==> 01-26 <==
==> flow/design.v <==
module coeff_selector #(
    parameter TAP_WIDTH      = 32,
    parameter FF_TAP_COUNT   = 4,
    parameter FB_TAP_COUNT   = 3,
    parameter NUM_LP_FILTERS   = 20
)
(
    input  logic [8:0]           filter_index,   
    output logic [FF_TAP_COUNT*TAP_WIDTH-1:0]   B_flat,        
    output logic [FB_TAP_COUNT*TAP_WIDTH-1:0]   A_flat         
);
    logic signed [TAP_WIDTH-1:0] mem [0:NUM_LP_FILTERS*2*FF_TAP_COUNT-1];
    initial begin
        mem[0*8+0*4+0] = 2;
        mem[0*8+0*4+1] = 6;
        mem[0*8+0*4+2] = 6;
        mem[0*8+0*4+3] = 2;
        mem[0*8+1*4+0] = -22432;
        mem[0*8+1*4+1] = 20560;
        mem[0*8+1*4+2] = -6303;
        mem[0*8+1*4+3] = 0;
        mem[1*8+0*4+0] = 14;
        mem[1*8+0*4+1] = 43;
        mem[1*8+0*4+2] = 43;
        mem[1*8+0*4+3] = 14;
        mem[1*8+1*4+0] = -20298;
        mem[1*8+1*4+1] = 17066;
        mem[1*8+1*4+2] = -4845;
        mem[1*8+1*4+3] = 0;
        mem[2*8+0*4+0] = 43;
        mem[2*8+0*4+1] = 130;
        mem[2*8+0*4+2] = 130;
        mem[2*8+0*4+3] = 43;
        mem[2*8+1*4+0] = -18179;
        mem[2*8+1*4+1] = 14050;
        mem[2*8+1*4+2] = -3715;
        mem[2*8+1*4+3] = 0;
        mem[3*8+0*4+0] = 92;
        mem[3*8+0*4+1] = 278;
        mem[3*8+0*4+2] = 278;
        mem[3*8+0*4+3] = 92;
        mem[3*8+1*4+0] = -16080;
        mem[3*8+1*4+1] = 11468;
        mem[3*8+1*4+2] = -2837;
        mem[3*8+1*4+3] = 0;
        mem[4*8+0*4+0] = 164;
        mem[4*8+0*4+1] = 493;
        mem[4*8+0*4+2] = 493;
        mem[4*8+0*4+3] = 164;
        mem[4*8+1*4+0] = -14004;
        mem[4*8+1*4+1] = 9282;
        mem[4*8+1*4+2] = -2154;
        mem[4*8+1*4+3] = 0;
        mem[5*8+0*4+0] = 259;
        mem[5*8+0*4+1] = 778;
        mem[5*8+0*4+2] = 778;
        mem[5*8+0*4+3] = 259;
        mem[5*8+1*4+0] = -11952;
        mem[5*8+1*4+1] = 7457;
        mem[5*8+1*4+2] = -1620;
        mem[5*8+1*4+3] = 0;
        mem[6*8+0*4+0] = 378;
        mem[6*8+0*4+1] = 1136;
        mem[6*8+0*4+2] = 1136;
        mem[6*8+0*4+3] = 378;
        mem[6*8+1*4+0] = -9922;
        mem[6*8+1*4+1] = 5962;
        mem[6*8+1*4+2] = -1201;
        mem[6*8+1*4+3] = 0;
        mem[7*8+0*4+0] = 523;
        mem[7*8+0*4+1] = 1569;
        mem[7*8+0*4+2] = 1569;
        mem[7*8+0*4+3] = 523;
        mem[7*8+1*4+0] = -7911;
        mem[7*8+1*4+1] = 4773;
        mem[7*8+1*4+2] = -868;
        mem[7*8+1*4+3] = 0;
        mem[8*8+0*4+0] = 692;
        mem[8*8+0*4+1] = 2078;
        mem[8*8+0*4+2] = 2078;
        mem[8*8+0*4+3] = 692;
        mem[8*8+1*4+0] = -5918;
        mem[8*8+1*4+1] = 3868;
        mem[8*8+1*4+2] = -599;
        mem[8*8+1*4+3] = 0;
        mem[9*8+0*4+0] = 888;
        mem[9*8+0*4+1] = 2666;
        mem[9*8+0*4+2] = 2666;
        mem[9*8+0*4+3] = 888;
        mem[9*8+1*4+0] = -3937;
        mem[9*8+1*4+1] = 3232;
        mem[9*8+1*4+2] = -376;
        mem[9*8+1*4+3] = 0;
        mem[10*8+0*4+0] = 1112;
        mem[10*8+0*4+1] = 3337;
        mem[10*8+0*4+2] = 3337;
        mem[10*8+0*4+3] = 1112;
        mem[10*8+1*4+0] = -1966;
        mem[10*8+1*4+1] = 2855;
        mem[10*8+1*4+2] = -181;
        mem[10*8+1*4+3] = 0;
        mem[11*8+0*4+0] = 1365;
        mem[11*8+0*4+1] = 4095;
        mem[11*8+0*4+2] = 4095;
        mem[11*8+0*4+3] = 1365;
        mem[11*8+1*4+0] = -0;
        mem[11*8+1*4+1] = 2730;
        mem[11*8+1*4+2] = -0;
        mem[11*8+1*4+3] = 0;
        mem[12*8+0*4+0] = 1649;
        mem[12*8+0*4+1] = 4948;
        mem[12*8+0*4+2] = 4948;
        mem[12*8+0*4+3] = 1649;
        mem[12*8+1*4+0] = 1966;
        mem[12*8+1*4+1] = 2855;
        mem[12*8+1*4+2] = 181;
        mem[12*8+1*4+3] = 0;
        mem[13*8+0*4+0] = 1967;
        mem[13*8+0*4+1] = 5901;
        mem[13*8+0*4+2] = 5901;
        mem[13*8+0*4+3] = 1967;
        mem[13*8+1*4+0] = 3937;
        mem[13*8+1*4+1] = 3232;
        mem[13*8+1*4+2] = 376;
        mem[13*8+1*4+3] = 0;
        mem[14*8+0*4+0] = 2322;
        mem[14*8+0*4+1] = 6966;
        mem[14*8+0*4+2] = 6966;
        mem[14*8+0*4+3] = 2322;
        mem[14*8+1*4+0] = 5918;
        mem[14*8+1*4+1] = 3868;
        mem[14*8+1*4+2] = 599;
        mem[14*8+1*4+3] = 0;
        mem[15*8+0*4+0] = 2718;
        mem[15*8+0*4+1] = 8154;
        mem[15*8+0*4+2] = 8154;
        mem[15*8+0*4+3] = 2718;
        mem[15*8+1*4+0] = 7911;
        mem[15*8+1*4+1] = 4773;
        mem[15*8+1*4+2] = 868;
        mem[15*8+1*4+3] = 0;
        mem[16*8+0*4+0] = 3159;
        mem[16*8+0*4+1] = 9479;
        mem[16*8+0*4+2] = 9479;
        mem[16*8+0*4+3] = 3159;
        mem[16*8+1*4+0] = 9922;
        mem[16*8+1*4+1] = 5962;
        mem[16*8+1*4+2] = 1201;
        mem[16*8+1*4+3] = 0;
        mem[17*8+0*4+0] = 3652;
        mem[17*8+0*4+1] = 10958;
        mem[17*8+0*4+2] = 10958;
        mem[17*8+0*4+3] = 3652;
        mem[17*8+1*4+0] = 11952;
        mem[17*8+1*4+1] = 7457;
        mem[17*8+1*4+2] = 1620;
        mem[17*8+1*4+3] = 0;
        mem[18*8+0*4+0] = 4204;
        mem[18*8+0*4+1] = 12612;
        mem[18*8+0*4+2] = 12612;
        mem[18*8+0*4+3] = 4204;
        mem[18*8+1*4+0] = 14004;
        mem[18*8+1*4+1] = 9282;
        mem[18*8+1*4+2] = 2154;
        mem[18*8+1*4+3] = 0;
        mem[19*8+0*4+0] = 4822;
        mem[19*8+0*4+1] = 14467;
        mem[19*8+0*4+2] = 14467;
        mem[19*8+0*4+3] = 4822;
        mem[19*8+1*4+0] = 16080;
        mem[19*8+1*4+1] = 11468;
        mem[19*8+1*4+2] = 2837;
        mem[19*8+1*4+3] = 0;
    end
    always_comb begin
        B_flat = '0;
        A_flat = '0;
        if (filter_index < NUM_LP_FILTERS) begin
            B_flat[0*TAP_WIDTH +: TAP_WIDTH] = mem[filter_index*8+0*4+0];
            B_flat[1*TAP_WIDTH +: TAP_WIDTH] = mem[filter_index*8+0*4+1];
            B_flat[2*TAP_WIDTH +: TAP_WIDTH] = mem[filter_index*8+0*4+2];
            B_flat[3*TAP_WIDTH +: TAP_WIDTH] = mem[filter_index*8+0*4+3];
            A_flat[0*TAP_WIDTH +: TAP_WIDTH] = mem[filter_index*8+1*4+0];
            A_flat[1*TAP_WIDTH +: TAP_WIDTH] = mem[filter_index*8+1*4+1];
            A_flat[2*TAP_WIDTH +: TAP_WIDTH] = mem[filter_index*8+1*4+2];
        end
    end
endmodule
module iir_filter 
#(
    parameter DATA_IN_WIDTH  = 16,
    parameter DATA_OUT_WIDTH = 32,
    parameter TAP_WIDTH      = 16,
    parameter FF_TAP_COUNT   = 4,
    parameter FB_TAP_COUNT   = 3
)
(
    input  wire                               clk,
    input  wire                               reset_n,
    input  wire   signed [DATA_IN_WIDTH-1:0]  data_in,
    output wire    signed [DATA_OUT_WIDTH-1:0] data_out,
    input  wire   [FF_TAP_COUNT*TAP_WIDTH-1:0] B_flat,
    input  wire   [FB_TAP_COUNT*TAP_WIDTH-1:0] A_flat
);
    reg signed [DATA_IN_WIDTH-1:0] x_delay [0:FF_TAP_COUNT-2];
    reg signed [DATA_OUT_WIDTH-1:0] y_delay [0:FF_TAP_COUNT-2];
    wire signed [DATA_OUT_WIDTH-1:0] w_product_a [0:FB_TAP_COUNT-1];
    wire signed [DATA_OUT_WIDTH-1:0] w_product_b [0:FF_TAP_COUNT-1];
    integer i, j;
    wire signed [DATA_OUT_WIDTH-1:0] sum;
    reg signed [DATA_IN_WIDTH-1:0] r_x;
    reg signed [DATA_OUT_WIDTH-1:0] data_out_reg;
    wire signed [TAP_WIDTH-1:0] B [0:FF_TAP_COUNT-1] ;
    wire signed [TAP_WIDTH-1:0] A [0:FB_TAP_COUNT-1] ;
    generate
        genvar k;
        for (k = 0; k < FF_TAP_COUNT; k = k + 1) begin : b_unpack
            assign B[k] = B_flat[k*TAP_WIDTH +: TAP_WIDTH];
        end
        for (k = 0; k < FB_TAP_COUNT; k = k + 1) begin : a_unpack
            assign A[k] = A_flat[k*TAP_WIDTH +: TAP_WIDTH];
        end
    endgenerate
    always @(posedge clk or negedge reset_n) begin
        if (!reset_n) begin
            for (i = 0; i < FF_TAP_COUNT-1; i = i + 1)
                x_delay[i] <= 0;
            for (j = 0; j < FF_TAP_COUNT-1; j = j + 1)
                y_delay[j] <= 0;
            r_x <= 0;
            data_out_reg <= 0;
        end else begin
            r_x <= data_in;
            for (i = 1; i < FF_TAP_COUNT-1; i = i + 1)
                x_delay[i] <= x_delay[i-1];
            x_delay[0] <= r_x;
            for (j = 1; j < FF_TAP_COUNT-1; j = j + 1)
                y_delay[j] <= y_delay[j-1];
            y_delay[0] <= sum >>> TAP_WIDTH-3;
            data_out_reg <= sum >>> TAP_WIDTH-3;
        end
    end
    generate
		 genvar o;
		 for (o = 0; o < FB_TAP_COUNT; o = o + 1) begin : a_loop
		 assign w_product_a[o] = (-(A[o]) * y_delay[o]);
		 end
    endgenerate
    generate
		 genvar c;
		 for (c = 1; c < FF_TAP_COUNT; c = c + 1) begin : b_loop
		 assign w_product_b[c] = B[c] * x_delay[c-1];
		 end
    endgenerate
    assign w_product_b[0] = B[0] * r_x;
    wire signed [DATA_OUT_WIDTH-1:0] sum_a = w_product_a[0]+w_product_a[1]+w_product_a[2];
    wire signed [DATA_OUT_WIDTH-1:0] sum_b = w_product_b[0]+w_product_b[1]+w_product_b[2]+w_product_b[3];
    assign sum = sum_a + sum_b;
    assign data_out = data_out_reg;
endmodule
module iir_variable_filter
#(
    parameter DATA_IN_WIDTH  = 16,
    parameter DATA_OUT_WIDTH = 32,
    parameter TAP_WIDTH      = 16,
    parameter FF_TAP_COUNT   = 4,
    parameter FB_TAP_COUNT   = 3,
    parameter NUM_LP_FILTERS = 20
)
(
    input  wire                               clk,
    input  wire                               reset_n,
    input  wire        [8:0]                  filter_index,
    input  wire signed [DATA_IN_WIDTH-1:0]    data_in,
    output wire signed [DATA_OUT_WIDTH-1:0]   data_out
);
    wire [FF_TAP_COUNT*TAP_WIDTH-1:0] B_flat;
    wire [FB_TAP_COUNT*TAP_WIDTH-1:0] A_flat;
    coeff_selector #(
        .TAP_WIDTH(TAP_WIDTH),
        .FF_TAP_COUNT(FF_TAP_COUNT),
        .FB_TAP_COUNT(FB_TAP_COUNT),
        .NUM_LP_FILTERS(NUM_LP_FILTERS)
    ) coeff_sel (
        .filter_index(filter_index),
        .B_flat(B_flat),
        .A_flat(A_flat)
    );
    iir_filter #(
        .DATA_IN_WIDTH(DATA_IN_WIDTH),
        .DATA_OUT_WIDTH(DATA_OUT_WIDTH),
        .TAP_WIDTH(TAP_WIDTH),
        .FF_TAP_COUNT(FF_TAP_COUNT),
        .FB_TAP_COUNT(FB_TAP_COUNT)
    ) IIR (
        .clk(clk),
        .reset_n(reset_n),
        .data_in(data_in),
        .data_out(data_out),
        .B_flat(B_flat),
        .A_flat(A_flat)
    );
endmodule
==> flow/run.sh <==
#!/bin/bash
# the make line also repeats each setting of config.mk as NAME=value (left out here)
make -C /OpenROAD-flow-scripts/flow DESIGN_CONFIG=/design/flow/config.mk WORK_HOME=/design/flow/orfs CLKGATE_MAP_FILE= finish
==> flow/config.mk <==
export PLATFORM = sky130hd
export DESIGN_NAME = iir_variable_filter
export DESIGN_NICKNAME = iir_variable_filter
export VERILOG_FILES = /design/flow/design.v
export SDC_FILE = /design/flow/constraint.sdc
export NUM_CORES = 4
export LEC_CHECK = 0
export ABC_AREA = 1
export CAP_MARGIN = 10
export CORE_MARGIN = 2
export CORE_UTILIZATION = 72
export CTS_CLUSTER_DIAMETER = 400
export CTS_CLUSTER_SIZE = 10
export SLEW_MARGIN = 20
export TNS_END_PERCENT = 10
==> flow/constraint.sdc <==
create_clock -name core_clock -period 8.34 [get_ports {clk}]
set_input_delay 1.6680 -clock core_clock [delete_from_list [all_inputs] [get_ports {clk}]]
set_output_delay 1.6680 -clock core_clock [all_outputs]
set_load 0.01 [all_outputs]
==> 06-20 (differences from 01-26) <==
- ABC_AREA: 1 -> default
- CAP_MARGIN: 10 -> 20
- CORE_UTILIZATION: 72 -> 60
- CTS_CLUSTER_DIAMETER: 400 -> default
- CTS_CLUSTER_SIZE: 10 -> default
- TNS_END_PERCENT: 10 -> default
==> flow/constraint.sdc (replaced) <==
create_clock -name core_clock -period 14.7 [get_ports {clk}]
set_input_delay 2.9400 -clock core_clock [delete_from_list [all_inputs] [get_ports {clk}]]
set_output_delay 2.9400 -clock core_clock [all_outputs]
set_load 0.01 [all_outputs]
==> comparison table <==
item	01-26	06-20
Post-layout util	84.4%	66.2%
Outcome	complete, but fails checks	timing/DRC/antenna clean
Violated checks	setup timing	-
Placed instance count	10871	9945
Synthesized-area fraction occupied by adder cells	64.0%	63.6%
Total standard cell area after synthesis	0.0742 sq mm	0.0746 sq mm
Crit-path max cell delay	0.67 ns	0.56 ns
Post-route worst hold slack	0.401 ns	0.395 ns
Number of post-CTS setup repair buffers	2	0
Total of endpoints with negative setup slack in the final report	19	0
Clock buffers	19	17
Summed area of non-filler cells in the final layout	0.0859 sq mm	0.0817 sq mm
CP arrival	12.43 ns	14.77 ns
Average wire length per cell after detail routing	26.7 um	24.0 um
Footprint of the multi-input gates	0.0601 sq mm	0.0615 sq mm
Capturing point of the worst reg2reg path	IIR.y_delay[0][17]	IIR.y_delay[0][18]
Nonclk buf count	1222	665
FF-to-FF Start	IIR.y_delay[1][5]	IIR.x_delay[0][15]
Unrepaired setup endpoints after global routing	true	false
Antenna Cells	18	6
Actual slew at the worst max-slew pin	0.865 ns	1.16 ns
Initial antenna violation count	27	11

* * *

==> v23: inputs <==
RTL: the design.v shown in full above, as it stands there.
clock: 22.1 ns
lec_check: 0
cap_margin: 35
core_aspect_ratio: 0.55
core_margin: 6
core_utilization: 49
cts_cluster_diameter: 137
gpl_routability_driven: 1
gpl_timing_driven: 1
hold_slack_margin: -0.07
max_routing_layer: met4
min_routing_layer: met1
place_density_lb_addon: 0.0
setup_slack_margin: -1.39
slew_margin: 25
tns_end_percent: 15
run.sh (not shown) runs the stock make flow with config.mk's settings and CLKGATE_MAP_FILE=.
==> inputs of v6, as changes to v23 <==
CAP_MARGIN = 0   (was 35)
CORE_ASPECT_RATIO = 0.5   (was 0.55)
CORE_UTILIZATION = 55   (was 49)
CTS_CLUSTER_DIAMETER = 395   (was 137)
CTS_CLUSTER_SIZE = 98   (was default)
GPL_ROUTABILITY_DRIVEN = 0   (was 1)
HOLD_SLACK_MARGIN = -0.1   (was -0.07)
PLACE_DENSITY_LB_ADDON = default   (was 0.0)
SETUP_SLACK_MARGIN = default   (was -1.39)
SLEW_MARGIN = 5   (was 25)
TNS_END_PERCENT = 10   (was 15)
==> flow/constraint.sdc (replaced) <==
create_clock -name core_clock -period 16.8 [get_ports {clk}]
set_input_delay 3.3600 -clock core_clock [delete_from_list [all_inputs] [get_ports {clk}]]
set_output_delay 3.3600 -clock core_clock [all_outputs]
set_load 0.01 [all_outputs]
==> inputs of v33, as changes to v23 <==
CAP_MARGIN = 20   (was 35)
CORE_ASPECT_RATIO = default   (was 0.55)
CORE_MARGIN = 2   (was 6)
CORE_UTILIZATION = 9   (was 49)
CTS_CLUSTER_DIAMETER = default   (was 137)
GPL_ROUTABILITY_DRIVEN = default   (was 1)
GPL_TIMING_DRIVEN = default   (was 1)
HOLD_SLACK_MARGIN = default   (was -0.07)
MAX_ROUTING_LAYER = default   (was met4)
MIN_ROUTING_LAYER = default   (was met1)
PLACE_DENSITY_LB_ADDON = default   (was 0.0)
SETUP_SLACK_MARGIN = default   (was -1.39)
SLEW_MARGIN = 20   (was 25)
TNS_END_PERCENT = default   (was 15)
==> flow/constraint.sdc (replaced) <==
create_clock -name core_clock -period 16.0 [get_ports {clk}]
set_input_delay 3.2000 -clock core_clock [delete_from_list [all_inputs] [get_ports {clk}]]
set_output_delay 3.2000 -clock core_clock [all_outputs]
set_load 0.01 [all_outputs]
==> flow_summary.yaml <==
# yosys + openroad results
outcome:
  outcome: "complete, no violations"
clocking:
  cts_buffer_depth: 3
global_routing:
  grt_pass1_wl_mm: 415
  gr-usage-met1_pct: 56.7
cells_and_area:
  final_cell_area_sq_um: 78500
  layout.nonclk_buf_share_pct: 2.42
  logic_area_sq_um: 61500
  final_util_pct: 52.3
  fill_cells: 14100
floorplan:
  core_sq_um: 150000
worst_setup_path:
  required_ns: 22.54
  cp_slowest_stage_delay_ns: 0.76
placed_design:
  gp_congestion: 1.04
sta:
  fin_crit_ns: 18.76
  slew_headroom_pct: 32.2
route:
  vias: 53100
[end of results for v23]
==> flow_summary.yaml <==
# yosys + openroad results
outcome:
  outcome: "complete, no violations"
sta:
  hold_viol: 0
  fin_crit_ns: 16.08
  slew_headroom_pct: 6.31
clocking:
  cts_buffer_depth: 2
worst_setup_path:
  required_ns: 17.20
  cp_slowest_stage_delay_ns: 0.74
route:
  avgRoutedWirePerCell_um: 23.9
  vias: 52200
cells_and_area:
  final_cell_area_sq_um: 78200
  final_util_pct: 58.8
  fill_cells: 12000
  logic_area_sq_um: 61400
global_routing:
  gr-usage-met1_pct: 48.3
  grt_pass1_wl_mm: 358
logic_synthesis:
  ys.flops: 121
floorplan:
  core_sq_um: 133000
[end of results for v6]
==> flow_summary.yaml <==
# yosys + openroad results
sta:
  fin_crit_ns: 15.55
  slew_headroom_pct: 26.1
route:
  vias: 52800
  postRouteWirelength_mm: 245
cells_and_area:
  final_cell_area_sq_um: 90100
  layout.nonclk_buf_share_pct: 2.87
  logic_area_sq_um: 61400
  clk_share_pct: 0.663
  final_util_pct: 10.9
  fill_cells: 94900
worst_setup_path:
  arrival_ns: 15.99
  required_ns: 16.44
floorplan:
  core_sq_um: 827000
  chipArea_sq_um: 836000
global_routing:
  gr-usage-met1_pct: 7.55
  grt_pass1_wl_mm: 376
placed_design:
  gp_congestion: 0.939
  port_buffers: 58
logic_synthesis:
  synth-adder-area-share_pct: 63.6
clocking:
  cts_buffer_depth: 2
outcome:
  outcome: "complete, no violations"
[end of results for v33]
